### config.mk
export PLATFORM = sky130hd
export DESIGN_NAME = arc4
export DESIGN_NICKNAME = arc4
export VERILOG_FILES = /design/flow/design.v
export SDC_FILE = /design/flow/constraint.sdc
export NUM_CORES = 4
export LEC_CHECK = 0
export CAP_MARGIN = 35
export CELL_PAD_IN_SITES_DETAIL_PLACEMENT = 0
export CELL_PAD_IN_SITES_GLOBAL_PLACEMENT = 0
export CORE_ASPECT_RATIO = 0.67
export CORE_MARGIN = 5
export CORE_UTILIZATION = 67
export CTS_CLUSTER_DIAMETER = 370
export GPL_ROUTABILITY_DRIVEN = 1
export MAX_ROUTING_LAYER = met5
export MIN_ROUTING_LAYER = met1
export SLEW_MARGIN = 20
### constraint.sdc
create_clock -name core_clock -period 7.7 [get_ports {clk}]
set_input_delay 1.5400 -clock core_clock [delete_from_list [all_inputs] [get_ports {clk}]]
set_output_delay 1.5400 -clock core_clock [all_outputs]
set_load 0.01 [all_outputs]
### design.v
module s_mem(input logic [7:0] address, input logic clock, input logic [7:0] data,
             input logic wren, output logic [7:0] q);
    logic [7:0] mem [0:255];
    always_ff @(posedge clock) begin
        if (wren) begin
            mem[address] <= data;
            q <= data;
        end
        else q <= mem[address];
    end
endmodule
module init(input logic clk, input logic rst_n,
            input logic en, output logic rdy,
            output logic [7:0] addr, output logic [7:0] wrdata, output logic wren);
    logic high;
    logic [7:0] i;
    enum {WAIT,EXEC,DONE} state;
    always_ff @(posedge clk)begin
        if(rst_n == 0) begin
            state <= WAIT;
            high <= 0;
        end
        else unique case(state)
            WAIT:begin
                i <= 0;
                if(en) high <= 1;
                if(!en&& high)begin 
                    high <= 0;
                    state <= EXEC;
                end
            end
            EXEC:begin
                if(i<=255) begin
                    if(addr<255) state<= EXEC;
                    else state <= DONE;
                    i <= i+1;
                end
            end
            DONE:begin
                state <= WAIT;
                i<=0;
            end
        endcase 
    end
    always_comb begin
        wrdata = 0;
        addr = 0;
        rdy = 1;
        wren = 0;
        case(state)
            WAIT: begin
                wrdata = 0;
                addr = 0;
                if(!en&& high) rdy = 0;
                else rdy = 1;
                wren = 0;
            end
            EXEC:begin
                wrdata = i;
                addr = i;
                rdy = 0;
                if(en == 0)
                    wren = 1;
                else wren = 0;
            end
            DONE: begin
                wrdata = 0;
                addr = 0;
                rdy = 0;
                wren = 0;
            end
        endcase
    end
endmodule
module ksa(input logic clk, input logic rst_n,
           input logic en, output logic rdy,
           input logic [23:0] key,
           output logic [7:0] addr, input logic [7:0] rddata, output logic [7:0] wrdata, output logic wren);
    logic high;
    logic [7:0] i,j,si,sj,key0,key1,key2,temp_si;
    logic [3:0] what;
    enum {WAIT,RDSi,RDSj,WRSi,WRSj} state;
    always_ff @(posedge clk)begin
        if(rst_n == 0) begin
            state <= WAIT;
            high <= 0;
        end
        else unique case(state)
            WAIT:begin
                i <= 0;
                j <= 0;
                si <=0;
                sj <=0;
                if(en) high <= 1;
                if(!en && high)begin 
                    high <= 0;
                    state <= RDSi;
                end
            end
            RDSi:begin
                state <= RDSj;
            end
            RDSj:begin
                si <= rddata;
                case (i % 3)
                    0: j <= (j + temp_si + key[23:16]) % 256;  
                    1: j <= (j + temp_si + key[15:8]) % 256;   
                    2: j <= (j + temp_si + key[7:0]) % 256;   
                endcase
                state <= WRSj;
            end
            WRSj:begin 
                sj<=rddata;
                state <= WRSi;
            end
            WRSi:begin
                if(i<255) begin
                    state <= RDSi;
                    i <= i+1;
                end
                else state <= WAIT;
            end
        endcase 
    end
    always_comb begin
        temp_si = 0;
        wrdata = 0;
        addr = 0;
        rdy = 0;
        wren = 0;
        case(state)
            WAIT:begin
                wrdata = 0;
                addr = 0;
                rdy = 1;
                wren = 0;
            end
            RDSi:begin
                wrdata = 0;
                addr = i;
                rdy = 0;
                wren = 0;
            end
            RDSj:begin
                temp_si =rddata;
                wrdata = 0;
                case (i % 3)
                    0: addr = (j + temp_si + key[23:16]) % 256;  
                    1: addr = (j + temp_si + key[15:8]) % 256;   
                    2: addr = (j + temp_si + key[7:0]) % 256;   
                endcase
                rdy = 0;
                wren = 0;
            end
            WRSj:begin
                wrdata = si;
                addr = j;
                rdy = 0;
                wren = 1;
            end
            WRSi:begin
                wrdata = sj;
                addr = i;
                rdy = 0;
                wren = 1;
            end
        endcase
    end
endmodule
module prga(input logic clk, input logic rst_n,
            input logic en, output logic rdy,
            input logic [23:0] key,
            output logic [7:0] s_addr, input logic [7:0] s_rddata, output logic [7:0] s_wrdata, output logic s_wren,
            output logic [7:0] ct_addr, input logic [7:0] ct_rddata,
            output logic [7:0] pt_addr, input logic [7:0] pt_rddata, output logic [7:0] pt_wrdata, output logic pt_wren);
    logic high;
    logic [7:0] pad [255:0];
    logic [7:0] i,j,k,si,sj,msg_len,ctk,temp_si;
    logic [3:0] what;
    enum {WAIT,RDSi,RDSj,WRSi,WRSj,SETj,GETSj,MSG_LEN,GET_LEN,PADk,RDPADk, 
    PT_LEN,RDCTk, GETCTk, WRPTk} state;
    always_ff @(posedge clk)begin
        if(rst_n == 0) begin
            state <= WAIT;
            high <= 0;
        end
        else unique case(state)
            WAIT:begin
                i <= 0;
                j <= 0;
                k <= 1;
                si <=0;
                sj <=0;
                pad[i] <= 8'h0;
                if(en) high <= 1;
                if(!en && high)begin 
                    high <= 0;
                    state <= MSG_LEN;
                end
            end
            MSG_LEN:begin
                state <= GET_LEN;
            end
            GET_LEN:begin
                msg_len <= ct_rddata;
                state <=RDSi;
            end
            RDSi:begin
                if(msg_len != 0) begin 
                    i <= (i+1) % 256;
                end
                state <=SETj;
            end
            SETj:begin
                si <= s_rddata;
                j <= (j + temp_si) % 256; 
                state <= RDSj;
            end
            RDSj:begin
                state <= GETSj;
            end
            GETSj:begin
                sj<=s_rddata;
                state <= WRSj;
            end
            WRSj:begin 
                state <= WRSi;
            end
            WRSi:begin
                state <= RDPADk;
            end
            RDPADk:begin
                state <= PADk;
            end
            PADk:begin
                pad[k] <= s_rddata;
                if(k<msg_len) begin
                    state <= RDSi;
                    k <= k + 1;
                end
                else begin
                    state <= PT_LEN;
                    k<=1;
                end
            end
            PT_LEN:begin
               if(msg_len == 0) state <= WAIT;
               else state <= RDCTk;
            end
            RDCTk:begin
                state <= GETCTk;
            end
            GETCTk:begin
                ctk <= ct_rddata;
                state <= WRPTk;
            end
            WRPTk:begin
                if(k<msg_len) begin
                    state <= RDCTk;
                    k <= k + 1;
                end
                else state <= WAIT;
            end
        endcase 
    end
    always_comb begin
        s_wrdata = 8'b0;
        s_addr = 8'b0;
        s_wren = 1'b0;
        ct_addr = 8'b0;
        pt_wrdata = 8'b0;
        pt_addr = 8'b0;
        pt_wren = 1'b0;
        rdy = 1'b0;
        temp_si = 0;
        case(state)
            WAIT:begin
                s_wrdata = 0;
                s_addr = 0;
                rdy = 1;
                s_wren = 0;
            end
            MSG_LEN:begin
                ct_addr = i;
                rdy = 0;
            end
            GET_LEN:begin
                ct_addr = i;
                rdy = 0;
            end
            RDSi:begin
                s_wrdata = 0;
                s_addr = (i+1) % 256;
                rdy = 0;
                s_wren = 0;
            end
            SETj:begin
                temp_si = s_rddata;
                s_wrdata = 0;
                s_addr = i;
                rdy = 0;
                s_wren = 0;
            end
            RDSj:begin
                s_wrdata = 0;
                s_addr = j;
                rdy = 0;
                s_wren = 0;
            end
            GETSj:begin
                s_wrdata = 0;
                s_addr = j;
                rdy = 0;
                s_wren = 0;
            end
            WRSj:begin
                s_wrdata = si;
                s_addr = j;
                rdy = 0;
                s_wren = 1;
            end
            WRSi:begin
                s_wrdata = sj;
                s_addr = i;
                rdy = 0;
                s_wren = 1;
            end
            RDPADk:begin
                s_wrdata = 0;
                s_addr = (sj+si) % 256;
                rdy = 0;
                s_wren = 0;
            end
            PADk:begin
                s_wrdata = 0;
                s_addr = (sj+si) % 256;
                rdy = 0;
                s_wren = 0;
            end
            PT_LEN:begin
                pt_wrdata = msg_len;
                pt_addr = 0;
                rdy = 0;
                pt_wren = 1;
            end
            RDCTk:begin
                ct_addr = k;
                rdy = 0;
            end
            GETCTk:begin
                ct_addr = k;
                rdy = 0;
            end
            WRPTk:begin
                pt_wrdata = pad[k] ^ ctk; 
                pt_addr = k;
                rdy = 0;
                pt_wren = 1;
            end
        endcase
    end
endmodule
module arc4(input logic clk, input logic rst_n,
            input logic en, output logic rdy,
            input logic [23:0] key,
            output logic [7:0] ct_addr, input logic [7:0] ct_rddata,
            output logic [7:0] pt_addr, input logic [7:0] pt_rddata, output logic [7:0] pt_wrdata, output logic pt_wren);
    logic[7:0] ADDR,WRDATA,Q,ksaADDR,ksaWRDATA,initADDR,initWRDATA,
    prgaADDR,prgaWRDATA;
    logic WREN,ksaWREN,initWREN,initEN,ksaEN,ksaRDY,initRDY,
    prgaEN,prgaRDY,prgaWREN;
    logic high,startflag,initflag,ksaflag,prgaflag;
    enum {WAIT,EXEC,DONE} state;
    always_ff @(posedge clk)begin
        if(rst_n == 0) begin
            state <= WAIT;
            high <= 0; startflag <= 0; initflag <= 0; ksaflag <= 0; prgaflag <= 0;
            initEN <= 0; ksaEN <= 0; prgaEN <= 0;
        end
        else unique case(state)
            WAIT:begin
                if(en) high <= 1;
                if(!en&& high)begin 
                    high <= 0;
                    state <= EXEC;
                    startflag<=1;
                end
            end
            EXEC:begin
                if(startflag) begin 
                    initEN <= 1;
                    startflag <=0;
                end                   
                else initEN <= 0;
                if(!initRDY) initflag <= 1;
                if(initflag && initRDY) begin 
                    initflag <= 0;
                    ksaEN <=1;
                end
                else ksaEN <= 0;
                if(!ksaRDY) ksaflag <= 1;
                if(ksaflag && ksaRDY) begin 
                    ksaflag <= 0;
                    prgaEN <=1;
                end
                else prgaEN <= 0;
                if(!prgaRDY) prgaflag <= 1;
                if(prgaflag && prgaRDY) begin 
                    prgaflag <= 0;
                    state <= WAIT;
                end
                else state <= EXEC;
            end
        endcase 
    end
    always_comb begin
        case(state)
            WAIT: rdy = 1;
            EXEC: rdy = 0;
            default: rdy = 1;
        endcase
    end
    assign WREN = (initRDY & ksaRDY) ? prgaWREN:(initRDY ? ksaWREN : initWREN);
    assign ADDR = (initRDY & ksaRDY) ? prgaADDR:(initRDY ? ksaADDR : initADDR);
    assign WRDATA = (initRDY & ksaRDY) ? prgaWRDATA:(initRDY ? ksaWRDATA : initWRDATA);
    s_mem s(.address(ADDR), .clock(clk), .data(WRDATA), .wren(WREN), .q(Q));
    init i(.clk(clk), .rst_n(rst_n), .en(initEN), .rdy(initRDY),
        .addr(initADDR),.wrdata(initWRDATA),.wren(initWREN));
    ksa k(.clk(clk),.rst_n(rst_n),
        .en(ksaEN), .rdy(ksaRDY),
        .key(key), .addr(ksaADDR), .rddata(Q), .wrdata(ksaWRDATA), .wren(ksaWREN));
    prga p(.clk(clk), .rst_n(rst_n), .en(prgaEN), .rdy(prgaRDY),.key(key),.s_addr(prgaADDR),.s_rddata(Q),
    .s_wrdata(prgaWRDATA),.s_wren(prgaWREN),.ct_addr(ct_addr), .ct_rddata(ct_rddata), .pt_addr(pt_addr), .pt_rddata(pt_rddata), 
    .pt_wrdata(pt_wrdata), .pt_wren(pt_wren));
endmodule
### run.sh
#!/bin/bash
# the make line also repeats each setting of config.mk as NAME=value (left out here)
make -C /OpenROAD-flow-scripts/flow DESIGN_CONFIG=/design/flow/config.mk WORK_HOME=/design/flow/orfs CLKGATE_MAP_FILE= finish
==> changes_impl.md, run 1 <==
### Metrics

* Status: finished with violations
* Failed Checks: setup timing
* Power, Total at 45.1 mW
* Synth-to-layout area growth at 15.6%
* Hold-fix buffers, CTS at 0
* Die Ht at about 420 um
* Post-synth seq share at 75.3%
* Die X at 623 um
* Comb power frac at 2.0%
* Main logic family: multiplexers
* R2r endpoint: s.mem[112][7]$_DFFE_PP_
* Clk ins delay skew pair at slightly above 0.9 ns
* Combinational group power at 0.907 mW
* GRT Resource Usage Total at 33.1%
* Layout Cells excl Fill at roughly 12000
* Final Hold Viols at 0
* CP max-delay cell: or4bb_1
* Pwr top: sequential cells
* Yosys cell types at 92
* First-pass GRT wire length at 616000 um
* Power Density at 232 nW/um^2
* Ys async rst share at 0%
* Final Instance Area at 195000 sq um
* Reg2reg start: k.i[6]$_SDFFCE_PN0P_
* XOR/XNOR Area Share at less than 1%
* Top FF cell, synth: edfxtp_1
* Critical Path RT at approximately 8.3 ns
* Post-Syn Instances at 7595
* Post-synth EDFFs at 4192
* Vias per cell at 7.13
* Compound Share, Synth at 1.28%
* Vias in the first global route at 84298
* TritonCTS clock tree: yes
* Core Util, Final at 78.0%
* Placement Setup Slack at -1.01 ns
* Yosys warns at 5
* Max_slew headroom at 21.1%
* Clock sinks at between 4000 and 5000
* Ys cells at 7595
* Clk slew on worst S/H paths at roughly 0.070 ns
* Wirelength per Cell at around 35 um
* Die area at 262000 sq um
* DRT Wirelength at 428000 um
* Fillers at 12423
* Core Region at 250000 sq um
* Max Slew Vio Count at 0
* Switching Power at 8.77 mW
* Root buffer cell: clkbuf_16
* FP Rows at 150
* Switching share of power at 19.5%
* Sequential share of power at a little under three fifths
* Maximum VDD drop at 0.278 mV
* Arrival time at the worst endpoint at between 8 and 9 ns
* Top delay family on crit path: AND-OR/OR-AND gates
* Synth top cell by count: edfxtp_1
* DRC Markers at 0
* Critical Path End: s.mem[112][7]$_DFFE_PP_
* Post-synthesis register bit count at 4244
* DRT iter0 DRCs at 13650
* Chip Area, Yosys at 169000 sq um
* Max-cap check violation count at 0
* Tool warning count at 87
* Vias at 86259
* Biggest area cells: edfxtp_1, mux4_2, nor2_1, nor3_1, clkbuf_1
* Largest net degree at the start of global routing at about 220
* Worst Tran Pin Value at 1.18 ns
* WHS at around 0.46 ns
* Max-area cell share at roughly three quarters
* Seq. pwr at 25.2 mW
* Clock Skew at 0.0459 ns
* CP Class: reg2reg
* Fin crit share at 104%
* Critical Path Stages at 41
* H-tree Lvls at 5
* Initial antenna violation count at 29
* Synthesized cell area at 169000 sq um
* Worst Hold Path EP: i.state[0]$_DFF_P_
* Adder-Cell Fraction of Synth Area at 0.502%
* Hold path start: i.state[1]$_DFF_P_
* Syn Nets at 7702
* Final setup TNS at -305.13 ns
* Post-synth top area cell: edfxtp_1
* Gr ovfl total at 0
* FF+latch area at 127000 sq um
* Final Net Count at 8560
* Number of antenna-violating nets in the routed design at 0
* Clock Power Share at between 40% and 50%
* R2R setup slack at -0.30 ns
* Finish-stage setup viols at 1976
* Basic Gates by Area at slightly below 3%
* Highest Clock Rate at 125 MHz
* I/O pin total at 69
* Clock-net power at 19.1 mW
* CP startpoint kind: register
* Mux area share at 18.3%
* Multi-input gate area at 41500 sq um
* Gpl congestion at 0.874
* Syn avg cell area at 22.2 sq um
* WP buf/inv at 9
* CTS Buffer Depth at 4
* DPL Wire Length at 264000 um
* Worst path max stage delay at roughly 0.51 ns
* Cell-internal power at about 36 mW
* Min cycle time layout at 8.00 ns
* Post-place instance area at 179000 sq um
* PortBufs at 60
* FP Util at 67.5%
* Hold Crit Class: reg2reg
* RSZ-0062 raised after global routing: yes
* CP Max Fanout at 8
* # placed instances at 11297
* Worst-case reg-to-reg path depth at 41
* Worst Setup End Kind: register
* Crit path launch: k.i[6]$_SDFFCE_PN0P_
* CTS buffer count at 373
* Fin worst setup slack at -0.303 ns
* Hold Crit Depth at 1
* Drt pass-1 iters at 6
* Most frequent cells after synthesis: edfxtp_1, mux4_2, nor2_1
* Worst path most repeated cell: buf_12
* P_leak at around 57 nW
[cell type report]
cell class              instances  area share (%)
flip-flops and latches       4244            65.2
clock buffers                 470            5.11
well taps                    3344            2.15
multi-input cells            2827            21.3
repair buffers                958            5.01
clock inverters               199            1.18
diodes                          4         0.00514
inverters                      49          0.0950
[per-layer routing]
layer | vias up | track usage [%] | share of wire, %
met1 | 45448 | 54.2 | 40
met2 | 6374 | 44.9 | 43
li1 | 33816 | - | -
met3 | 605 | 11.3 | 15
met4 | 16 | 5.42 | 1.8
met5 | - | 0 | 0.023
[what timing repair did]
| item | 4_1_cts | 5_1_grt |
|---|---|---|
| pin swaps | 64 | 59 |
| resized | 299 | 201 |
| gates cloned | 13 | 0 |
| setup buffers | 65 | 41 |
| endpoints found under the setup margin | 2049 | 2049 |
==> run 2, diff against run 1 <==
- CAP_MARGIN: 35 -> 20
- CELL_PAD_IN_SITES_DETAIL_PLACEMENT: 0 -> not set
- CELL_PAD_IN_SITES_GLOBAL_PLACEMENT: 0 -> not set
- CORE_ASPECT_RATIO: 0.67 -> not set
- CORE_MARGIN: 5 -> 2
- CORE_UTILIZATION: 67 -> 72
- CTS_CLUSTER_DIAMETER: 370 -> 90
- GPL_ROUTABILITY_DRIVEN: 1 -> not set
- MAX_ROUTING_LAYER: met5 -> not set
- MIN_ROUTING_LAYER: met1 -> not set
- PLACE_DENSITY: not set -> 0.5
- clock period: 7.7 -> 6.51 ns (I/O delays scaled with it)
==> run 2 against run 1 <==
Still fails the layout checks on setup timing; flip-flop count unchanged; register-to-register slack worse by 1.1 ns; worst setup slack worse by 1.1 ns; total power up 21%; critical path type unchanged.
==> changes_impl.md, run 2 <==
### Metrics

* DPL Wire Length at roughly 260000 um
* Worst Setup End Kind: register
* Yosys warns at 5
* R2R setup slack at -1.36 ns
* RSZ-0062 raised after global routing: yes
* Seq. pwr at ~30 mW
* Fin crit share at 121%
* WHS at 0.468 ns
* Syn Nets at 7702
* Mux area share at a little under a fifth
* Crit path launch: k.i[6]$_SDFFCE_PN0P_
* FP Util at 72.4%
* Ys async rst share at 0%
* Gr ovfl total at 0
* FP Rows at about 180
* Max-area cell share at 74.7%
* CP Max Fanout at 8
* Post-Syn Instances at 7595
* Power, Total at around 55 mW
* Layout Cells excl Fill at 11975
* I/O pin total at 69
* Post-synth seq share at 75.3%
* Worst-case reg-to-reg path depth at 40
* CP startpoint kind: register
* Top delay family on crit path: AND-OR/OR-AND gates
* First-pass GRT wire length at 697000 um
* Die area at 238000 sq um
* Wirelength per Cell at 41.1 um
* Synth-to-layout area growth at 15.3%
* H-tree Lvls at 5
* Max_slew headroom at 12.2%
* TritonCTS clock tree: yes
* Final Hold Viols at 0
* Main logic family: multiplexers
* Critical Path End: s.mem[213][1]$_DFFE_PP_
* DRT Wirelength at ~490000 um
* DRT iter0 DRCs at 14891
* Max-cap check violation count at 0
* Biggest area cells: edfxtp_1, mux4_2, nor2_1, nor3_1, clkbuf_1
* Post-synth EDFFs at approximately 4200
* R2r endpoint: s.mem[213][1]$_DFFE_PP_
* Vias in the first global route at 91442
* Drt pass-1 iters at 8
* Worst Tran Pin Value at 1.32 ns
* Power Density at 281 nW/um^2
* Sequential share of power at 54.5%
* P_leak at roughly 58 nW
* Initial antenna violation count at 26
* Worst Hold Path EP: i.state[0]$_DFF_P_
* Die X at slightly below 500 um
* CP max-delay cell: or4bb_1
* Die Ht at 488 um
* Maximum VDD drop at 0.373 mV
* Largest net degree at the start of global routing at 237
* Yosys cell types at ~92
* Final Net Count at ~8600
* Post-synth top area cell: edfxtp_1
* CTS Buffer Depth at 4
* Gpl congestion at 0.907
* Worst path most repeated cell: buf_6
* Hold Crit Depth at 1
* Root buffer cell: clkbuf_16
* Cell-internal power at ~43 mW
* DRC Markers at 0
* Top FF cell, synth: edfxtp_1
* Reg2reg start: k.i[6]$_SDFFCE_PN0P_
* Clk slew on worst S/H paths at around 0.07 ns
* Syn avg cell area at ~22 sq um
* GRT Resource Usage Total at 42.1%
* CP Class: reg2reg
* Synth top cell by count: edfxtp_1
* CTS buffer count at between 400 and 500
* Pwr top: sequential cells
* Clock Skew at 0.0943 ns
* Chip Area, Yosys at about 170000 sq um
* Post-synthesis register bit count at 4244
* Hold path start: i.state[1]$_DFF_P_
* Critical Path Stages at 40
* Tool warning count at about 110
* PortBufs at 60
* XOR/XNOR Area Share at 0.374%
* Core Util, Final at 83.5%
* Ys cells at 7595
* Most frequent cells after synthesis: edfxtp_1, mux4_2, nor2_1
* Final Instance Area at 194000 sq um
* Worst path max stage delay at 0.49 ns
* Post-place instance area at 179000 sq um
* Vias per cell at 7.66
* Switching share of power at 20.6%
* Fin worst setup slack at -1.36 ns
* Switching Power at between 10 and 15 mW
* Max Slew Vio Count at 0
* Clk ins delay skew pair at roughly 1.0 ns
* Clock Power Share at 43.5%
* Basic Gates by Area at roughly 2.9%
* Combinational group power at 1.07 mW
* Clock-net power at 23.8 mW
* Vias at 91677
* Adder-Cell Fraction of Synth Area at 0.502%
* Status: finished with violations
* Critical Path RT at 7.17 ns
* Arrival time at the worst endpoint at 8.53 ns
* Comb power frac at under 10%
* Compound Share, Synth at 1.28%
* Core Region at approximately 230000 sq um
* Synthesized cell area at 169000 sq um
* # placed instances at 11167
* Min cycle time layout at 7.87 ns
* Failed Checks: setup timing
* Highest Clock Rate at between 100 and 150 MHz
* Number of antenna-violating nets in the routed design at 0
* Clock sinks at about 4200
* WP buf/inv at 9
* Hold Crit Class: reg2reg
* Finish-stage setup viols at 2059
[run 2: repair_timing]
action,4_1_cts,5_1_grt
resized,227,51
cloned,4,2
setup buffers,41,4
setup endpoints to repair,2067,2067
pin swaps,64,16
hold buffers,0,0
[run 2: layout make-up]
| cell class | count | area, sq um |
|---|---|---|
| Antenna cell | 20 | 50.0 |
| Clock buffer | 494 | 10700 |
| Clock inverter | 240 | 2270 |
| Fill cell | 9179 | 38400 |
| Inverter | 49 | 185 |
| Multi-Input combinational cell | 2827 | 40700 |
| Sequential cell | 4244 | 127000 |
| Tap cell | 3132 | 3920 |
| Timing Repair Buffer | 969 | 9560 |
[run 2: metal layers]
layer | vias to the layer above | routed length [um] | global-route usage (%)
met5 | - | 247 | 0
met4 | 32 | 38100 | 25.4
met3 | 1831 | 55400 | 8.10
met2 | 8716 | 243000 | 67.4
met1 | 47167 | 156000 | 54.9
li1 | 33931 | - | -
[run 2: stage by stage]
stage | TNS [ns] | worst slack [ns]
after CTS | -2376.47 | -1.29
after detailed placement | -3510.24 | -2.14
after global routing | -3056.83 | -1.60
after floorplan | -6243.19 | -3.39
final | -2493.53 | -1.36
after global placement | -3492.73 | -2.29
==> run 3, diff against run 2 <==
- CAP_MARGIN: 20 -> 35
- CELL_PAD_IN_SITES_DETAIL_PLACEMENT: not set -> 0
- CELL_PAD_IN_SITES_GLOBAL_PLACEMENT: not set -> 1
- CORE_ASPECT_RATIO: not set -> 0.67
- CTS_CLUSTER_DIAMETER: 90 -> 370
- CTS_CLUSTER_SIZE: not set -> 14
- GPL_ROUTABILITY_DRIVEN: not set -> 1
- MAX_ROUTING_LAYER: not set -> met5
- MIN_ROUTING_LAYER: not set -> met1
- PLACE_DENSITY: 0.5 -> not set
- PLACE_DENSITY_LB_ADDON: not set -> 0.0
- clock period: 6.51 -> 6.49 ns (I/O delays scaled with it)
==> run 3 against run 2 <==
Still fails the layout checks on setup timing; sequential power barely moved; flip-flop count unchanged; synthesized cell count did not move; clock power fell by 17%; maximum frequency is 1.6% lower; critical endpoint is now s.mem[33][2]$_DFFE_PP_; largest power group unchanged.
==> changes_impl.md, run 3 <==
### Metrics

* Status: finished with violations
* Failed Checks: setup timing
* Hold path start: i.state[1]$_DFF_P_
* Post-synthesis register bit count at 4244
* PortBufs at about 60
* Comb power frac at roughly 2.2%
* Gpl congestion at 0.954
* Biggest area cells: edfxtp_1, mux4_2, nor2_1, nor3_1, clkbuf_1
* Main logic family: multiplexers
* Max-area cell share at 74.7%
* Tool warning count at 108
* P_leak at 56.3 nW
* Die Ht at 400 um
* Basic Gates by Area at 2.95%
* Post-synth EDFFs at 4192
* Seq. pwr at between 20 and 30 mW
* Core Region at 233000 sq um
* Critical Path Stages at 26
* Yosys cell types at 92
* Clock Power Share at about two fifths
* Post-Syn Instances at 7595
* Maximum VDD drop at slightly above 0.4 mV
* Clk ins delay skew pair at 0.93 ns
* DRT iter0 DRCs at 18918
* Top FF cell, synth: edfxtp_1
* Fin worst setup slack at -1.51 ns
* Compound Share, Synth at 1.28%
* Synth-to-layout area growth at 13.7%
* Final Net Count at roughly 8600
* Power Density at 265 nW/um^2
* Power, Total at 50.7 mW
* Cell-internal power at 40.1 mW
* Vias in the first global route at 90070
* Die area at 238000 sq um
* Clock sinks at 4244
* Vias per cell at 8.16
* WP buf/inv at 8
* Top delay family on crit path: multiplexers
* Critical Path RT at 7.09 ns
* Fin crit share at 123%
* Root buffer cell: clkbuf_16
* Syn avg cell area at 22.2 sq um
* RSZ-0062 raised after global routing: yes
* Post-synth top area cell: edfxtp_1
* Max_slew headroom at about 7.4%
* Finish-stage setup viols at 2063
* Initial antenna violation count at 46
* Number of antenna-violating nets in the routed design at 0
* Min cycle time layout at 8.00 ns
* Gr ovfl total at 0
* Synthesized cell area at around 170000 sq um
* GRT Resource Usage Total at 44.5%
* CP Max Fanout at 35
* Multi-input gate area at 41300 sq um
* Yosys warns at 5
* Max-cap check violation count at 0
* Arrival time at the worst endpoint at 8.60 ns
* H-tree Lvls at 5
* Wirelength per Cell at 45.7 um
* Fillers at 9934
* CP startpoint kind: register
* CP max-delay cell: mux4_2
* Clock Skew at roughly 0.079 ns
* Hold Crit Class: reg2reg
* Die X at roughly 600 um
* Ys async rst share at 0%
* Sequential share of power at 58.8%
* Vias at ~95000
* I/O pin total at 69
* Highest Clock Rate at 125 MHz
* XOR/XNOR Area Share at 0.374%
* DRT Wirelength at 533000 um
* Combinational group power at 1.13 mW
* Worst Hold Path EP: i.state[0]$_DFF_P_
* R2r endpoint: s.mem[33][2]$_DFFE_PP_
* DRC Markers at 0
* Chip Area, Yosys at 169000 sq um
* CTS buffer count at 345
* Switching Power at 10.7 mW
* DPL Wire Length at 281000 um
* R2R setup slack at -1.51 ns
* FP Rows at 145
* Syn Nets at 7702
* Final setup TNS at -2687.62 ns
* Synth top cell by count: edfxtp_1
* Switching share of power at 21.0%
* TritonCTS clock tree: yes
* Ys cells at ~7600
* Max Slew Vio Count at 0
* Mux area share at a little under a fifth
* Adder-Cell Fraction of Synth Area at 0.502%
* Worst Setup End Kind: register
* Clk slew on worst S/H paths at 0.08 ns
* Most frequent cells after synthesis: edfxtp_1, mux4_2, nor2_1
* Drt pass-1 iters at 8
* Clock-net power at 19.8 mW
* Final Hold Viols at 0
* Worst Tran Pin Value at 1.39 ns
* FF+latch area at 127000 sq um
* Post-synth seq share at 75.3%
* FP Util at 72.3%
* Critical Path End: s.mem[33][2]$_DFFE_PP_
* CTS Buffer Depth at 4
* First-pass GRT wire length at 725000 um
* Worst-case reg-to-reg path depth at 26
* Hold Crit Depth at 1
* Largest net degree at the start of global routing at roughly 210
* Pwr top: sequential cells
* Worst path max stage delay at between 0.6 and 0.7 ns
* CP Class: reg2reg
* Hold-fix buffers, CTS at 0
* Placement Setup Slack at -2.12 ns
run 3: through the flow:
step	instance area [sq um]	util, %	std cells	hold slack, ns
floorplan	169000	-	7595	0.407
global placement	179000	76.7	11074	0.417
detailed placement	179000	76.8	11099	0.432
CTS	190000	81.7	11581	0.448
global route	192000	82.2	11635	0.456
finish	192000	82.3	11655	0.448
run 3: final cells by class:
class / count / area share, %
flip-flops and latches: 4244 / 66.3
multi-input cells: 2827 / 21.6
repair buffers: 994 / 5.21
clock buffers: 423 / 4.77
well taps: 3087 / 2.02
inverters: 49 / 0.0966
clock inverters: 11 / 0.0620
diodes: 20 / 0.0261
run 3: repair_timing:
action                     4_1_cts  5_1_grt
buffers inserted                43       11
gates cloned                     6        6
resized                        307      135
setup endpoints to repair     2066     2067
pin swaps                       70       38
run 3: layer usage:
metal | GRT usage, % | part of all wire [%] | vias up | wire, um
met4 | 13.4 | 4.5 | 72 | 23900
met1 | 63.3 | 32 | 48389 | 171000
met5 | 0 | 0.16 | - | 852
met2 | 63.9 | 44 | 11193 | 236000
met3 | 19.6 | 19 | 1841 | 101000
li1 | - | - | 33606 | -
==> run 4, diff against run 3 <==
- CAP_MARGIN: 35 -> 20
- CELL_PAD_IN_SITES_DETAIL_PLACEMENT: 0 -> not set
- CELL_PAD_IN_SITES_GLOBAL_PLACEMENT: 1 -> not set
- CORE_ASPECT_RATIO: 0.67 -> not set
- CTS_CLUSTER_DIAMETER: 370 -> not set
- CTS_CLUSTER_SIZE: 14 -> 70
- GPL_ROUTABILITY_DRIVEN: 1 -> not set
- MAX_ROUTING_LAYER: met5 -> not set
- MIN_ROUTING_LAYER: met1 -> not set
- SETUP_SLACK_MARGIN: not set -> 2.69
- TNS_END_PERCENT: not set -> 5
- clock period: 6.49 -> 9.25 ns (I/O delays scaled with it)
==> run 4 against run 3 <==
The run now finishes clean; global-route usage decreased by 5.0 points; flip-flop count did not move; critical path depth rose by 11; area after synthesis stayed put; critical endpoint is now s.mem[121][3]$_DFFE_PP_; largest cell class unchanged; largest power group unchanged; highest routed layer unchanged.
==> changes_impl.md, run 4 <==
### Metrics

* Tool warning count at between 100 and 150
* DRT iter0 DRCs at 13213
* Core Util, Final at 82.5%
* Die X at 488 um
* Min cycle time layout at roughly 8.1 ns
* Fillers at around 9400
* DRT Wirelength at ~460000 um
* Clk slew on worst S/H paths at 0.07 ns
* Clk ins delay skew pair at 1.02 ns
* Fin crit share at between 80% and 90%
* I/O pin total at 69
* Post-Syn Instances at between 7000 and 8000
* Max Slew Vio Count at 0
* Worst Setup End Kind: register
* Sequential share of power at 55.1%
* Worst Tran Pin Value at around 1.3 ns
* Reg2reg start: k.i[7]$_SDFFCE_PN0P_
* Seq. pwr at ~21 mW
* CTS Buffer Depth at 4
* Final Net Count at 8311
* Pwr top: sequential cells
* Power Density at slightly below 200 nW/um^2
* Gr ovfl total at 0
* Hold path start: i.state[1]$_DFF_P_
* Adder-Cell Fraction of Synth Area at less than 1%
* Top delay family on crit path: AND-OR/OR-AND gates
* R2R setup slack at 1.14 ns
* XOR/XNOR Area Share at 0.374%
* Post-synth seq share at 75.3%
* Die area at about 240000 sq um
* Combinational group power at 0.646 mW
* Root buffer cell: clkbuf_16
* P_leak at 56.2 nW
* Vias in the first global route at 89613
* Die Ht at 488 um
* Initial antenna violation count at 28
* Largest net degree at the start of global routing at 257
* Synth-to-layout area growth at 14.0%
* DRC Markers at 0
* Fin worst setup slack at 1.14 ns
* Arrival time at the worst endpoint at 8.80 ns
* Highest Clock Rate at 123 MHz
* Max-cap check violation count at 0
* Gpl congestion at around 0.87
* CP Class: reg2reg
* Critical Path End: s.mem[121][3]$_DFFE_PP_
* Max-area cell share at 74.7%
* Vias at 88119
* Post-synth top area cell: edfxtp_1
* Hold Crit Class: reg2reg
* CP max-delay cell: or4b_1
* First-pass GRT wire length at 659000 um
* Syn Nets at 7702
* Critical Path RT at slightly below 10 ns
* Switching Power at 7.68 mW
* CP startpoint kind: register
* Worst path most repeated cell: buf_4
* Final Instance Area at 192000 sq um
* WHS at 0.447 ns
* WP buf/inv at 8
* CP Max Fanout at 23
* DPL Wire Length at 237000 um
* Yosys warns at 5
* Vias per cell at ~7.6
* Layout Cells excl Fill at 11665
* Finish-stage setup viols at 0
* Post-synthesis register bit count at 4244
* Clock sinks at 4244
* Chip Area, Yosys at 169000 sq um
* RSZ-0062 raised after global routing: yes
* # placed instances at 10826
* FP Util at 72.4%
* Syn avg cell area at 22.2 sq um
* Switching share of power at 20.2%
* Main logic family: multiplexers
* Synth top cell by count: edfxtp_1
* Hold Crit Depth at 1
* Ys async rst share at 0%
* Worst Hold Path EP: i.state[0]$_DFF_P_
* GRT Resource Usage Total at 39.5%
* Clock-net power at 16.4 mW
* Top FF cell, synth: edfxtp_1
* Biggest area cells: edfxtp_1, mux4_2, nor2_1, nor3_1, clkbuf_1
* Crit path launch: k.i[7]$_SDFFCE_PN0P_
* Basic Gates by Area at 2.95%
* Final Hold Viols at 0
* Placement Setup Slack at -0.245 ns
* Comb power frac at under 10%
* Most frequent cells after synthesis: edfxtp_1, mux4_2, nor2_1
* Synthesized cell area at 169000 sq um
* Mux area share at about 18%
* R2r endpoint: s.mem[121][3]$_DFFE_PP_
* Compound Share, Synth at between 1 and 1.5%
* Drt pass-1 iters at 6
* Maximum VDD drop at 0.194 mV
* H-tree Lvls at 5
* Worst-case reg-to-reg path depth at 37
* Clock Power Share at 43.2%
* TritonCTS clock tree: yes
* Core Region at around 230000 sq um
* Status: complete, no violations
* Clock Skew at about 0.066 ns
* PortBufs at 60
* Worst path max stage delay at 0.61 ns
* Ys cells at 7595
* Wirelength per Cell at ~40 um
* Yosys cell types at slightly above 90
* Max_slew headroom at between 10% and 20%
* CTS buffer count at 411
* Cell-internal power at 30.3 mW
* Post-synth EDFFs at 4192
* FP Rows at 177
* Critical Path Stages at 37
* Number of antenna-violating nets in the routed design at 0
* Post-place instance area at 176000 sq um
run 4: layer usage:
layer  wire [um]  GRT usage [%]
met4       33800           22.6
met5         314              0
met1      150000           51.7
met3       47600           7.49
met2      231000           63.6
run 4: final cells by class:
| cell class | instances | area [sq um] | share of cell area, % |
|---|---|---|---|
| clock inverters | 208 | 1910 | 0.993 |
| repair buffers | 671 | 6750 | 3.52 |
| multi-input cells | 2827 | 41400 | 21.6 |
| flip-flops and latches | 4244 | 127000 | 66.1 |
| inverters | 49 | 185 | 0.0964 |
| well taps | 3132 | 3920 | 2.04 |
| diodes | 17 | 42.5 | 0.0222 |
| clock buffers | 517 | 10800 | 5.65 |
run 4: what timing repair did:
action,CTS,global route
cloned,10,2
setup buffers,66,15
pin swaps,71,19
setup endpoints to repair,2071,2067
resized,371,53
hold endpoints to repair,0,0
hold buffers,0,0
run 4: through the flow:
stage                     setup TNS (ns)  total power, mW
after detailed placement          -11.70             21.9
final                                  0             38.0
after floorplan                  -997.74             21.7
after CTS                              0             38.0
after global routing                   0             38.7
after global placement                 0             21.9
==> run 5, diff against run 4 <==
- CAP_MARGIN: 20 -> 30
- CORE_UTILIZATION: 72 -> 30
- CTS_CLUSTER_DIAMETER: not set -> 131
- CTS_CLUSTER_SIZE: 70 -> not set
- GPL_ROUTABILITY_DRIVEN: not set -> 0
- PLACE_DENSITY: not set -> 0.5
- PLACE_DENSITY_LB_ADDON: 0.0 -> not set
- SETUP_SLACK_MARGIN: 2.69 -> not set
- TNS_END_PERCENT: 5 -> not set
- clock period: 9.25 -> 12.0 ns (I/O delays scaled with it)
==> run 5 against run 4 <==
Global-route usage down 25 points; design area up 1.7%; first-iteration DRC count down 41%; maximum frequency down 21%; clock skew up 0.035 ns; clock-buffer cell count up 34; clock power down 18%; sequential power down 23%; critical path depth down 4.
==> changes_impl.md, run 5 <==
### Metrics

* Post-place instance area at 180000 sq um
* Biggest area cells: edfxtp_1, mux4_2, nor2_1, nor3_1, clkbuf_1
* DPL Wire Length at 269000 um
* Syn avg cell area at 22.2 sq um
* Clk ins delay skew pair at 1.04 ns
* Syn Nets at 7702
* CP startpoint kind: register
* TritonCTS clock tree: yes
* Yosys cell types at ~92
* Final Instance Area at between 150000 and 200000 sq um
* Ys cells at 7595
* Wirelength per Cell at approximately 27 um
* Clock sinks at approximately 4200
* CP Class: reg2reg
* CTS buffer count at 439
* Min cycle time layout at 10.27 ns
* Clock-net power at 13.5 mW
* Fillers at 51723
* Post_cts resized at 0
* Drt pass-1 iters at 8
* Core Region at 560000 sq um
* Maximum VDD drop at around 0.13 mV
* Top FF cell, synth: edfxtp_1
* WL met2 at around 220000 um
* Max Slew Vio Count at 0
* Switching share of power at 20.4%
* Vias at between 70000 and 80000
* Multi-input gate area at 40000 sq um
* Switching Power at 6.16 mW
* Worst Setup End Kind: register
* DRC Markers at 0
* Crit path launch: k.i[4]$_SDFFCE_PN0P_
* First-pass GRT wire length at slightly above 600000 um
* Core Util, Final at 34.9%
* Max_slew headroom at about a fifth
* Mux area share at a little under a fifth
* Arrival time at the worst endpoint at 10.98 ns
* Max-area cell share at about three quarters
* Finish-stage setup viols at 0
* Highest Clock Rate at 97.4 MHz
* Synthesized cell area at around 170000 sq um
* Fin crit share at ~86%
* Most frequent cells after synthesis: edfxtp_1, mux4_2, nor2_1
* Critical Path Stages at 33
* Clock Skew at 0.102 ns
* Final Net Count at 8134
* WP buf/inv at 4
* Worst Tran Pin Value at 1.19 ns
* Gr ovfl total at 0
* Largest net degree at the start of global routing at 213
* Vias per cell at roughly 5
* Yosys warns at 5
* Root buffer cell: clkbuf_16
* CTS Buffer Depth at 4
* Cell-internal power at 24.0 mW
* Die Ht at between 700 and 800 um
* Top delay family on crit path: AND-OR/OR-AND gates
* Post-synthesis register bit count at 4244
* Tool warning count at 61
* Max Used Layer: met5
* Chip Area, Yosys at 169000 sq um
* Power Density at 154 nW/um^2
* Critical Path RT at approximately 13 ns
* Clock Power Share at 44.9%
* Sequential share of power at 53.5%
* Die area at 568000 sq um
* Post-synth EDFFs at 4192
* Hold Crit Class: reg2reg
* Worst-case reg-to-reg path depth at 33
* Max-cap check violation count at 0
* CP max-delay cell: edfxtp_1
* I/O pin total at 69
* Comb power frac at 1.6%
* CP Max Fanout at 27
* Worst Hold Path EP: i.state[0]$_DFF_P_
* Compound Share, Synth at ~1.3%
* Adder-Cell Fraction of Synth Area at 0.502%
* Seq. pwr at 16.1 mW
* Status: complete, no violations
* RSZ-0062 raised after global routing: no
* Power, Total at 30.2 mW
* Hold path start: i.state[1]$_DFF_P_
* Worst path max stage delay at 0.74 ns
* Die X at about 750 um
* PortBufs at 60
* Clk slew on worst S/H paths at roughly 0.070 ns
* Main logic family: multiplexers
* H-tree Lvls at 5
* XOR/XNOR Area Share at 0.374%
* Post-synth top area cell: edfxtp_1
* Final setup TNS at 0 ns
* Number of antenna-violating nets in the routed design at 0
* Synth-to-layout area growth at 15.9%
* R2r endpoint: s.mem[147][6]$_DFFE_PP_
* Post-Syn Instances at 7595
* Combinational group power at 0.476 mW
* FP Util at 30.1%
* Pwr top: sequential cells
* DRT Wirelength at about 440000 um
* Final Hold Viols at 0
* Post-synth seq share at 75.3%
* Ys async rst share at 0%
* FF+latch area at approximately 130000 sq um
* Critical Path End: s.mem[147][6]$_DFFE_PP_
* Initial antenna violation count at 21
* Reg2reg start: k.i[4]$_SDFFCE_PN0P_
* Hold-fix buffers, CTS at 0
* Synth top cell by count: edfxtp_1
* R2R setup slack at 1.73 ns
* GRT Resource Usage Total at 14.9%
* Post-CTS setup buffer count at 0
* Met3 Wirelength at 21400 um
* P_leak at ~55 nW
* Basic Gates by Area at approximately 2.9%
* DRT iter0 DRCs at 7737
* Vias in the first global route at 82233
* Hold Crit Depth at 1
* Met1 WL at 188000 um
* FP Rows at 275
[run 5: cell type report]
class	count	area share (%)
well taps	7479	4.79
inverters	49	0.0948
repair buffers	466	2.29
multi-input cells	2827	20.5
clock inverters	252	1.41
clock buffers	551	5.92
diodes	6	0.00769
flip-flops and latches	4244	65.0
[run 5: through the flow]
step	hold slack (ns)	instances	setup slack, ns
floorplan	0.407	7595	1.89
global placement	0.417	14959	1.64
detailed placement	0.423	15038	1.69
CTS	0.439	15841	1.61
global route	0.454	15871	1.04
finish	0.435	15874	1.73
[run 5: metal layers]
metal,track usage (%),up-vias
met5,0,-
met4,3.21,6
met3,2.08,548
met2,25.2,2265
met1,20.5,43710
li1,-,33035
==> run 6, diff against run 5 <==
- ABC_AREA: not set -> 1
- CAP_MARGIN: 30 -> 20
- CELL_PAD_IN_SITES_DETAIL_PLACEMENT: not set -> 1
- CELL_PAD_IN_SITES_GLOBAL_PLACEMENT: not set -> 3
- CORE_ASPECT_RATIO: not set -> 0.67
- CORE_MARGIN: 2 -> 4
- CORE_UTILIZATION: 30 -> 26
- CTS_CLUSTER_DIAMETER: 131 -> 370
- GPL_TIMING_DRIVEN: not set -> 0
- HOLD_SLACK_MARGIN: not set -> 0.08
- MAX_ROUTING_LAYER: not set -> met5
- MIN_ROUTING_LAYER: not set -> met1
- PLACE_DENSITY: 0.5 -> not set
- PLACE_DENSITY_LB_ADDON: not set -> 0.25
- SLEW_MARGIN: 20 -> 40
- TNS_END_PERCENT: not set -> 40
- clock period: 12.0 -> 7.63 ns (I/O delays scaled with it)
==> run 6 against run 5 <==
The layout now fails its checks (setup timing); critical path type unchanged; worst setup slack got worse by 2.0 ns; area after synthesis rose by 2.0%; design area increased by 18%; via count rose by 89%; maximum frequency up 29%.
==> changes_impl.md, run 6 <==
### Metrics

* Worst Hold Path EP: p.state[1]$_DFF_P_
* Hold Crit Class: reg2reg
* Status: finished with violations
* PortBufs at about 60
* M1 GR Usage at 48.1%
* WP buf/inv at 9
* Worst-case reg-to-reg path depth at 33
* Post-synth seq share at between 70% and 80%
* Multi-input gate area at 47100 sq um
* Synthesized cell area at 172000 sq um
* FP Util at around a quarter
* CP Max Fanout at 22
* Layout Cells excl Fill at 24714
* Wirelength per Cell at 47.7 um
* FF+latch area at between 100000 and 150000 sq um
* Vias per cell at 6.10
* Compound Share, Synth at 13.6%
* Tool warning count at around 42
* CTS Buffer Depth at 4
* Final setup TNS at -260.58 ns
* Syn avg cell area at approximately 13 sq um
* Top Usage Layer GRT: met1
* CP startpoint kind: register
* Min cycle time layout at 7.94 ns
* Synth top cell by count: edfxtp_1
* Critical Path RT at between 8 and 9 ns
* Clock Skew at 0.0698 ns
* Pwr top: sequential cells
* Switching Power at between 10 and 15 mW
* Chip Area, Yosys at around 170000 sq um
* Seq. pwr at 25.9 mW
* Worst Setup End Kind: register
* Yosys cell types at 59
* Max-cap check violation count at 0
* Critical Path End: s.mem[186][5]$_DFFE_PP_
* Gr ovfl total at 0
* DPL Wire Length at 890000 um
* Initial antenna violation count at between 300 and 400
* Fin worst setup slack at -0.311 ns
* Post-synth EDFFs at around 4200
* Root buffer cell: clkbuf_16
* # placed instances at 23221
* Max_slew headroom at 16.7%
* P_leak at 76.5 nW
* Comb power frac at 9.5%
* GRT Resource Usage Total at between 30% and 40%
* Maximum VDD drop at approximately 0.17 mV
* Final Instance Area at around 230000 sq um
* Adder-Cell Fraction of Synth Area at 0.492%
* Post-Syn Instances at 13692
* Die Ht at 673 um
* Core Region at 659000 sq um
* Drt pass-1 iters at 8
* Placement Setup Slack at -4.73 ns
* TritonCTS clock tree: yes
* XOR/XNOR Area Share at 0.173%
* Met3 GRT Util at 21.4%
* Biggest area cells: edfxtp_1, o21ai_0, nor2_1, o22ai_1, clkbuf_1
* I/O pin total at 69
* Hold Crit Depth at 2
* Die area at 674000 sq um
* Top delay family on crit path: simple AND/OR/NAND/NOR gates
* Hold path start: p.state[14]$_DFF_P_
* Worst path max stage delay at 0.59 ns
* Clk slew on worst S/H paths at 0.06 ns
* FP Rows at around 240
* Die X at 1000 um
* Switching share of power at 26.6%
* Met2 usage at around 40%
* Max-area cell share at 73.2%
* Max Slew Vio Count at 0
* Basic Gates by Area at a little under a tenth
* Worst Tran Pin Value at 1.25 ns
* H-tree Lvls at 5
* RSZ-0062 raised after global routing: yes
* Main logic family: AND-OR/OR-AND gates
* Fin crit share at 104%
* CP Class: reg2reg
* WHS at 0.433 ns
* R2r endpoint: s.mem[186][5]$_DFFE_PP_
* Vias in the first global route at between 100k and 150k
* Ys async rst share at 0%
* Final Net Count at around 16000
* Number of antenna-violating nets in the routed design at 0
* First-pass GRT wire length at between 1000000 and 1500000 um
* Post-synthesis register bit count at 4244
* CTS buffer count at 459
* Power, Total at between 50 and 60 mW
* Clock-net power at 22.7 mW
* Critical Path Stages at 33
* Failed Checks: setup timing
* Cell-internal power at 39.4 mW
* Clock Power Share at 42.3%
* DRT Wirelength at 1180000 um
* Power Density at 234 nW/um^2
* Syn Nets at 13799
* Synth-to-layout area growth at 33.7%
* Core Util, Final at 34.9%
* DRT iter0 DRCs at between 30000 and 40000
* DRC Markers at 0
* Arrival time at the worst endpoint at approximately 8.7 ns
* Sequential share of power at 48.2%
* Largest net degree at the start of global routing at 27
* Clk ins delay skew pair at 1.12 ns
* CP max-delay cell: nor2_2
* Most frequent cells after synthesis: edfxtp_1, nor2_1, o21ai_0
* Clock sinks at 4244
* Combinational group power at 5.08 mW
* Fillers at approximately 69000
* Final Hold Viols at 0
* Yosys warns at 5
* Mux area share at 0%
* R2R setup slack at -0.31 ns
* Post-synth top area cell: edfxtp_1
* Vias at around 150k
* Top FF cell, synth: edfxtp_1
* Finish-stage setup viols at 1873
* Ys cells at 13692
* Highest Clock Rate at 126 MHz
* Post-place instance area at 204000 sq um
run 6: cell type report:
class,count,share of cell area (%)
Clock inverter,280,1.03
Clock buffer,568,5.20
Antenna cell,173,0.188
Buffer,976,3.06
Timing Repair Buffer,1276,9.66
Sequential cell,4244,55.2
Multi-Input combinational cell,8245,20.5
Inverter,219,0.374
Tap cell,8733,4.76
run 6: timing repair:
action	in CTS	in global routing
setup buffers	302	172
endpoints found under the setup margin	3898	2056
resized	1110	384
hold buffers	0	0
gates cloned	6	9
pin swaps	259	240
run 6: routing by layer:
layer / vias to the layer above / share of wire, % / wire length (um)
met4: 92 / 3.4 / 39800
met5: - / 0.30 / 3510
met1: 79465 / 42 / 498000
met3: 2126 / 19 / 230000
met2: 14272 / 35 / 408000
li1: 54701 / - / -
==> run 7, diff against run 6 <==
- ABC_AREA: 1 -> not set
- CAP_MARGIN: 20 -> 0
- CELL_PAD_IN_SITES_DETAIL_PLACEMENT: 1 -> 0
- CELL_PAD_IN_SITES_GLOBAL_PLACEMENT: 3 -> 1
- CORE_MARGIN: 4 -> 2
- CORE_UTILIZATION: 26 -> 70
- GPL_ROUTABILITY_DRIVEN: 0 -> 1
- GPL_TIMING_DRIVEN: 0 -> not set
- HOLD_SLACK_MARGIN: 0.08 -> not set
- PLACE_DENSITY_LB_ADDON: 0.25 -> not set
- SETUP_SLACK_MARGIN: not set -> 1.41
- SLEW_MARGIN: 40 -> 20
- TNS_END_PERCENT: 40 -> not set
- clock period: 7.63 -> 4.78 ns (I/O delays scaled with it)
==> run 7 against run 6 <==
Still fails the layout checks on setup timing; cell count shrank 50%; register-to-register slack lost 3.0 ns; first-iteration DRC count shrank 44%; via count shrank 37%; design area shrank 13%; flip-flop count is the same; worst setup slack lost 3.0 ns; critical endpoint is now s.mem[95][1]$_DFFE_PP_; largest cell class unchanged; largest power group unchanged.
==> changes_impl.md, run 7 <==
### Metrics

* Status: finished with violations
* Failed Checks: setup timing
* CTS buffer count at around 370
* DRT iter0 DRCs at roughly 18000
* Synthesized cell area at ~170000 sq um
* Syn Nets at 7702
* Wirelength per Cell at 41.8 um
* Post-synthesis register bit count at between 4000 and 5000
* P_leak at between 60 and 70 nW
* Pwr top: sequential cells
* Maximum VDD drop at roughly 0.50 mV
* WHS at roughly 0.46 ns
* Reg2reg start: k.i[6]$_SDFFCE_PN0P_
* Hold Crit Depth at 1
* Vias per cell at roughly 7.7
* WP buf/inv at 9
* Largest net degree at the start of global routing at 165
* Max Slew Vio Count at 0
* I/O pin total at just under 70
* Fin worst setup slack at -3.32 ns
* FP Rows at 147
* CP Max Fanout at 16
* Hold path start: i.state[1]$_DFF_P_
* Clock-net power at 31.2 mW
* Power Density at 366 nW/um^2
* Vias at 95235
* Compound Share, Synth at 1.28%
* Min cycle time layout at 8.10 ns
* Syn avg cell area at 22.2 sq um
* Hold Crit Class: reg2reg
* Post-synth seq share at about three quarters
* Highest Clock Rate at 123 MHz
* PortBufs at 60
* R2r endpoint: s.mem[95][1]$_DFFE_PP_
* Core Util, Final at 83.4%
* Post-Syn Instances at 7595
* Switching share of power at 20.6%
* Critical Path RT at ~5.4 ns
* Mux area share at 18.3%
* Worst-case reg-to-reg path depth at 40
* Max-cap check violation count at 0
* Initial antenna violation count at 35
* Chip Area, Yosys at 169000 sq um
* Tool warning count at 69
* Top FF cell, synth: edfxtp_1
* Ys async rst share at 0%
* Drt pass-1 iters at 6
* Yosys warns at 5
* Layout Cells excl Fill at about 12000
* Die X at 603 um
* DRC Markers at 0
* Finish-stage setup viols at 3029
* Cell-internal power at 58.1 mW
* Basic Gates by Area at 2.95%
* Die Ht at 406 um
* Combinational group power at 1.57 mW
* Worst path max stage delay at 0.46 ns
* Arrival time at the worst endpoint at 8.71 ns
* First-pass GRT wire length at 695000 um
* CP startpoint kind: register
* Clock sinks at 4244
* Vias in the first global route at ~90000
* Clock Skew at 0.0552 ns
* Post-synth EDFFs at 4192
* Ys cells at between 7000 and 8000
* Crit path launch: k.i[6]$_SDFFCE_PN0P_
* # placed instances at 11608
* Clk slew on worst S/H paths at roughly 0.07 ns
* DPL Wire Length at 292000 um
* Main logic family: multiplexers
* Synth top cell by count: edfxtp_1
* Switching Power at 15.1 mW
* Sequential share of power at 55.3%
* Number of antenna-violating nets in the routed design at 0
* Gpl congestion at between 0.9 and 1
* CTS Buffer Depth at 4
* Comb power frac at 2.1%
* Final Hold Viols at 0
* Worst Tran Pin Value at 1.20 ns
* H-tree Lvls at 5
* Max-area cell share at 74.7%
* Biggest area cells: edfxtp_1, mux4_2, nor2_1, nor3_1, clkbuf_1
* Clk ins delay skew pair at 0.93 ns
* Critical Path End: s.mem[95][1]$_DFFE_PP_
* Post-synth top area cell: edfxtp_1
* Final Net Count at approximately 9000
* TritonCTS clock tree: yes
* Adder-Cell Fraction of Synth Area at less than 1%
* FP Util at 70.4%
* GRT Resource Usage Total at 41.0%
* Worst Setup End Kind: register
* CP Class: reg2reg
* Core Region at 239000 sq um
* Seq. pwr at 40.5 mW
* Root buffer cell: clkbuf_16
* DRT Wirelength at 519000 um
* Yosys cell types at 92
* Worst Hold Path EP: i.state[0]$_DFF_P_
* RSZ-0062 raised after global routing: yes
* Critical Path Stages at 40
* XOR/XNOR Area Share at 0.374%
* CP max-delay cell: edfxtp_1
* Fin crit share at 169%
* R2R setup slack at -3.32 ns
* Top delay family on crit path: AND-OR/OR-AND gates
* Max_slew headroom at 19.8%
* Die area at 245000 sq um
* Synth-to-layout area growth at 18.6%
* Gr ovfl total at 0
* Clock Power Share at 42.6%
* Most frequent cells after synthesis: edfxtp_1, mux4_2, nor2_1
-- run 7: through the flow --
step                instance area [sq um]  setup TNS, ns  setup slack (ns)  power (mW)
detailed placement                 183000       -7175.13             -3.85        42.7
global route                       200000       -7108.65             -3.54        74.4
global placement                   183000       -7044.08             -3.80        42.7
floorplan                          169000              -             -4.01        42.0
finish                             200000       -6612.78             -3.32        73.2
CTS                                197000       -6202.47             -3.10        72.7
-- run 7: what timing repair did --
item | CTS | global route
hold buffers | 0 | 0
setup buffers | 62 | 58
gates cloned | 5 | 11
pin swaps | 71 | 97
setup endpoints to repair | 6225 | 6293
resized | 261 | 304
-- run 7: cell type report --
class                           count  area (sq um)
Multi-Input combinational cell   2827         42300
Antenna cell                       13          32.5
Tap cell                         3203          4010
Timing Repair Buffer             1421         14200
Clock buffer                      450          9860
Inverter                           49           185
Clock inverter                    214          2210
Sequential cell                  4244        127000
Fill cell                        9881         39700
-- run 7: layer usage --
| metal | wire (um) | track usage [%] | up-vias |
|---|---|---|---|
| li1 | - | - | 34762 |
| met1 | 175000 | 62.1 | 48809 |
| met2 | 232000 | 57.7 | 10388 |
| met3 | 94900 | 15.8 | 1230 |
| met4 | 16800 | 9.90 | 46 |
| met5 | 311 | 0 | - |
==> run 8, diff against run 7 <==
- CELL_PAD_IN_SITES_DETAIL_PLACEMENT: 0 -> not set
- CELL_PAD_IN_SITES_GLOBAL_PLACEMENT: 1 -> not set
- CORE_ASPECT_RATIO: 0.67 -> not set
- CORE_MARGIN: 2 -> 8
- CORE_UTILIZATION: 70 -> 56
- CTS_CLUSTER_DIAMETER: 370 -> not set
- CTS_CLUSTER_SIZE: not set -> 47
- GPL_ROUTABILITY_DRIVEN: 1 -> not set
- MAX_ROUTING_LAYER: met5 -> not set
- MIN_ROUTING_LAYER: met1 -> not set
- PLACE_DENSITY_LB_ADDON: not set -> 0.03
- SETUP_SLACK_MARGIN: 1.41 -> not set
- TNS_END_PERCENT: not set -> 40
- clock period: 4.78 -> 9.71 ns (I/O delays scaled with it)
==> run 8 against run 7 <==
Now clean on timing, DRC and antenna; worst setup slack improved by 3.8 ns; area after synthesis did not move; sequential share of layout area rose by 3.1 points; cell count fell by 0.31%; sequential power fell by 51%; design area fell by 4.6%; non-clock buffer count fell by 895; utilization fell by 20 points; register-to-register slack improved by 3.8 ns; maximum frequency fell by 12%; hold slack got worse by 0.0017 ns; critical endpoint is now s.mem[243][0]$_DFFE_PP_; largest cell class unchanged; largest power group unchanged.
==> changes_impl.md, run 8 <==
### Metrics

* Status: complete, no violations
* Post-synth seq share at 75.3%
* Max Slew Vio Count at 0
* Yosys cell types at 92
* Tool warning count at 68
* Hold path start: i.state[1]$_DFF_P_
* Switching Power at 7.21 mW
* Chip Area, Yosys at 169000 sq um
* Fin crit share at 95.3%
* Worst Tran Pin Value at about 1.2 ns
* Worst Hold Path EP: i.state[0]$_DFF_P_
* Pwr top: sequential cells
* GRT Resource Usage Total at 24.8%
* Cell-internal power at 29.4 mW
* Clock sinks at 4244
* Critical Path End: s.mem[243][0]$_DFFE_PP_
* Die area at 319000 sq um
* Final Net Count at 8176
* RSZ-0062 raised after global routing: no
* DRC Markers at 0
* PortBufs at 60
* Post-synth top area cell: edfxtp_1
* Comb power frac at 1.5%
* Vias in the first global route at 80469
* Finish-stage setup viols at 0
* Clock Skew at 0.0551 ns
* Mux area share at 18.3%
* Hold Crit Depth at 1
* Adder-Cell Fraction of Synth Area at less than 1%
* P_leak at 55.0 nW
* Hold Crit Class: reg2reg
* CP Max Fanout at 14
* Clock-net power at 16.1 mW
* Top FF cell, synth: edfxtp_1
* Power Density at 192 nW/um^2
* CTS Buffer Depth at 4
* Basic Gates by Area at between 2 and 3%
* CP max-delay cell: nor3_1
* Arrival time at the worst endpoint at 9.77 ns
* Core Region at 300000 sq um
* Final Hold Viols at 0
* Crit path launch: k.i[7]$_SDFFCE_PN0P_
* Top delay family on crit path: AND-OR/OR-AND gates
* Die X at 565 um
* Largest net degree at the start of global routing at ~240
* Switching share of power at about a fifth
* Vias at 79106
* Ys async rst share at 0%
* Met2 usage at about two fifths
* Post-Syn Instances at around 7600
* Synth-to-layout area growth at 13.1%
* First-pass GRT wire length at approximately 570000 um
* Syn avg cell area at about 22 sq um
* Ys cells at approximately 7600
* Critical Path Stages at 32
* Vias per cell at 6.39
* M1 GR Usage at 35.4%
* TritonCTS clock tree: yes
* XOR/XNOR Area Share at 0.374%
* Combinational group power at 0.558 mW
* DRT iter0 DRCs at 8151
* FP Util at 56.3%
* Post-synthesis register bit count at 4244
* Reg2reg start: k.i[7]$_SDFFCE_PN0P_
* Highest Clock Rate at 108 MHz
* Main logic family: multiplexers
* I/O pin total at 69
* H-tree Lvls at 5
* Most frequent cells after synthesis: edfxtp_1, mux4_2, nor2_1
* CTS buffer count at about 420
* Clock Power Share at 44.0%
* CP Class: reg2reg
* # placed instances at 11595
* Wirelength per Cell at around 32 um
* Max-cap check violation count at 0
* Clk ins delay skew pair at 0.95 ns
* R2R setup slack at 0.46 ns
* Met3 GRT Util at 3.13%
* Worst Setup End Kind: register
* R2r endpoint: s.mem[243][0]$_DFFE_PP_
* Worst-case reg-to-reg path depth at 32
* Critical Path RT at 10.23 ns
* Layout Cells excl Fill at 12382
* Compound Share, Synth at between 1 and 1.5%
* DRT Wirelength at ~400000 um
* Sequential share of power at between 50 and 60%
* FP Rows at between 200 and 250
* Seq. pwr at around 20 mW
* CP startpoint kind: register
* Final setup TNS at 0 ns
* Gr ovfl total at 0
* Clk slew on worst S/H paths at ~0.06 ns
* Synthesized cell area at 169000 sq um
* Biggest area cells: edfxtp_1, mux4_2, nor2_1, nor3_1, clkbuf_1
* Maximum VDD drop at roughly 0.15 mV
* Synth top cell by count: edfxtp_1
* Min cycle time layout at 9.25 ns
* Root buffer cell: clkbuf_16
* WP buf/inv at 5
* Post-synth EDFFs at between 4000 and 5000
* Worst path max stage delay at a little under 0.9 ns
* Yosys warns at 5
* Syn Nets at between 7000 and 8000
* DPL Wire Length at 242000 um
* Drt pass-1 iters at 6
* Max-area cell share at 74.7%
* Top Usage Layer GRT: met2
* Die Ht at 565 um
* Gpl congestion at 0.819
* Number of antenna-violating nets in the routed design at 0
* Max_slew headroom at around a fifth
* Initial antenna violation count at 13
## run 8: metal layers
layer | vias to the layer above | share of wire, %
met5 | - | 0.0033
met4 | 2 | 3.5
li1 | 33124 | -
met1 | 42625 | 41
met2 | 2768 | 49
met3 | 587 | 6.0
## run 8: final cells by class
cell class	count	area, sq um
flip-flops and latches	4244	127000
fillers	20037	109000
multi-input cells	2828	40000
clock buffers	505	10900
well taps	3958	4950
repair buffers	526	4760
clock inverters	264	2780
inverters	49	185
diodes	8	20.0
## run 8: timing repair
action	4_1_cts	5_1_grt
pin swaps	0	3
endpoints found under the setup margin	98	1836
setup buffers	0	8
hold buffers	0	0
resized	4	12
cloned	0	1
## run 8: through the flow
step	worst slack [ns]	utilization, %	cell area (sq um)	total power [mW]	hold slack [ns]
after global routing	0.0217	63.6	191000	37.5	0.472
after global placement	-0.0240	58.9	176000	20.9	0.410
after floorplan	-0.189	-	169000	20.7	0.407
after CTS	0.191	63.5	190000	36.9	0.442
final	0.461	63.6	191000	36.6	0.455
after detailed placement	-0.201	59.0	177000	20.9	0.430
==> run 9, diff against run 8 <==
- CAP_MARGIN: 0 -> 5
- CORE_MARGIN: 8 -> 2
- CORE_UTILIZATION: 56 -> 72
- CTS_CLUSTER_DIAMETER: not set -> 369
- CTS_CLUSTER_SIZE: 47 -> 22
- PLACE_DENSITY_LB_ADDON: 0.03 -> 0.0
- SETUP_SLACK_MARGIN: not set -> 0.78
- TNS_END_PERCENT: 40 -> not set
- clock period: 9.71 -> 6.21 ns (I/O delays scaled with it)
==> run 9 against run 8 <==
The layout now fails its checks (setup timing); worst setup slack got worse by 2.0 ns; highest routed layer unchanged; design area increased by 0.64%; utilization increased by 19 points; critical path type unchanged; critical endpoint is now s.mem[100][2]$_DFFE_PP_; combinational power increased by 99%; clock-buffer cell count decreased by 223.
==> changes_impl.md, run 9 <==
### Metrics

* Worst Tran Pin Value at roughly 1.4 ns
* Final Instance Area at 192000 sq um
* Vias at slightly below 90000
* Worst Hold Path EP: i.state[0]$_DFF_P_
* Power Density at 247 nW/um^2
* Max_slew headroom at a little under 5%
* Synthesized cell area at 169000 sq um
* Core Region at 233000 sq um
* Adder-Cell Fraction of Synth Area at 0.502%
* FP Util at a little over 70%
* CP Max Fanout at 22
* Worst-case reg-to-reg path depth at roughly 40
* Critical Path RT at 6.85 ns
* Gr ovfl total at 0
* Worst path max stage delay at 0.57 ns
* Final Net Count at 8430
* DPL Wire Length at approximately 270000 um
* Failed Checks: setup timing
* Largest net degree at the start of global routing at 257
* Worst Setup End Kind: register
* Crit path launch: k.i[6]$_SDFFCE_PN0P_
* Reg2reg start: k.i[6]$_SDFFCE_PN0P_
* Worst path most repeated cell: buf_4
* Top delay family on crit path: AND-OR/OR-AND gates
* Finish-stage setup viols at 2065
* DRT Wirelength at 474000 um
* Layout Cells excl Fill at 11545
* Top FF cell, synth: edfxtp_1
* Combinational group power at 1.11 mW
* Die area at 238000 sq um
* Max-area cell share at roughly three quarters
* TritonCTS clock tree: yes
* Compound Share, Synth at 1.28%
* R2R setup slack at -1.53 ns
* R2r endpoint: s.mem[100][2]$_DFFE_PP_
* Clk slew on worst S/H paths at 0.10 ns
* Number of antenna-violating nets in the routed design at 0
* Post-synth EDFFs at 4192
* Sequential share of power at roughly two thirds
* Pwr top: sequential cells
* RSZ-0062 raised after global routing: yes
* CP Class: reg2reg
* CTS buffer count at approximately 210
* Hold-fix buffers, CTS at 0
* Gpl congestion at about 0.90
* Die X at 488 um
* XOR/XNOR Area Share at 0.374%
* Chip Area, Yosys at about 170000 sq um
* Status: finished with violations
* CTS Buffer Depth at 3
* CP startpoint kind: register
* Most frequent cells after synthesis: edfxtp_1, mux4_2, nor2_1
* Main logic family: multiplexers
* Initial antenna violation count at 18
* Vias in the first global route at 87758
* DRC Markers at 0
* WP buf/inv at 10
* Mux area share at 18.3%
* Clock sinks at around 4200
* Hold Crit Depth at 1
* DRT iter0 DRCs at 14172
* Arrival time at the worst endpoint at 8.39 ns
* Post-place instance area at 184000 sq um
* GRT Resource Usage Total at between 30% and 40%
* Fin crit share at 125%
* Hold Crit Class: reg2reg
* Switching share of power at 20.1%
* Maximum VDD drop at 0.417 mV
* Clock Power Share at 32.0%
* PortBufs at 60
* Max Slew Vio Count at 0
* Post-synth top area cell: edfxtp_1
* Cell-internal power at 37.9 mW
* Ys async rst share at 0%
* Syn avg cell area at about 22 sq um
* Yosys warns at 5
* Drt pass-1 iters at 9
* Yosys cell types at 92
* Fin worst setup slack at -1.53 ns
* Syn Nets at 7702
* # placed instances at 11118
* I/O pin total at around 69
* Synth top cell by count: edfxtp_1
* H-tree Lvls at 4
* Clk ins delay skew pair at 0.95 ns
* CP max-delay cell: or4bb_1
* Seq. pwr at 31.2 mW
* Vias per cell at 7.71
* Tool warning count at 88
* WHS at 0.455 ns
* Wirelength per Cell at 41.0 um
* Critical Path Stages at ~40
* Comb power frac at 2.3%
* Ys cells at between 7000 and 8000
* Post-synthesis register bit count at 4244
* Highest Clock Rate at 129 MHz
* Hold path start: i.state[1]$_DFF_P_
* Max-cap check violation count at 0
* FP Rows at 177
* Min cycle time layout at 7.74 ns
* Switching Power at 9.55 mW
* Post-Syn Instances at between 7000 and 8000
* Post-synth seq share at 75.3%
* Final setup TNS at -2854.80 ns
* Biggest area cells: edfxtp_1, mux4_2, nor2_1, nor3_1, clkbuf_1
* P_leak at ~57 nW
* Final Hold Viols at 0
* Die Ht at between 400 and 500 um
* First-pass GRT wire length at ~660000 um
* Clock Skew at between 0.05 and 0.06 ns
* Power, Total at approximately 47 mW
* Root buffer cell: clkbuf_16
* Clock-net power at between 15 and 20 mW
* Basic Gates by Area at 2.95%
* Critical Path End: s.mem[100][2]$_DFFE_PP_
* Synth-to-layout area growth at 13.8%
## run 9: layout make-up
type                            count  area, sq um
Inverter                           49          185
Timing Repair Buffer              991        11900
Clock buffer                      282         5590
Sequential cell                  4244       127000
Fill cell                        9333        41000
Tap cell                         3132         3920
Multi-Input combinational cell   2827        43100
Clock inverter                     11          143
Antenna cell                        9         22.5
## run 9: layer usage
| metal | wire length (um) | global-route usage [%] |
|---|---|---|
| met5 | 137 | 0 |
| met4 | 32300 | 20.0 |
| met3 | 52500 | 6.97 |
| met2 | 234000 | 64.1 |
| met1 | 154000 | 54.4 |
## run 9: timing repair
item,CTS,global route
cloned,2,8
pin swaps,94,68
hold endpoints to repair,0,0
buffers inserted,75,37
gates resized,59,76
setup endpoints to repair,2075,2075
## run 9: through the flow
step           setup slack [ns]  utilization (%)
5_1_grt                   -1.85             82.4
3_5_place_dp              -1.89             78.8
2_1_floorplan             -1.66                -
4_1_cts                   -1.52             81.8
6_report                  -1.53             82.4
3_3_place_gp              -1.82             78.8
Power and IR drop assume default switching activity.
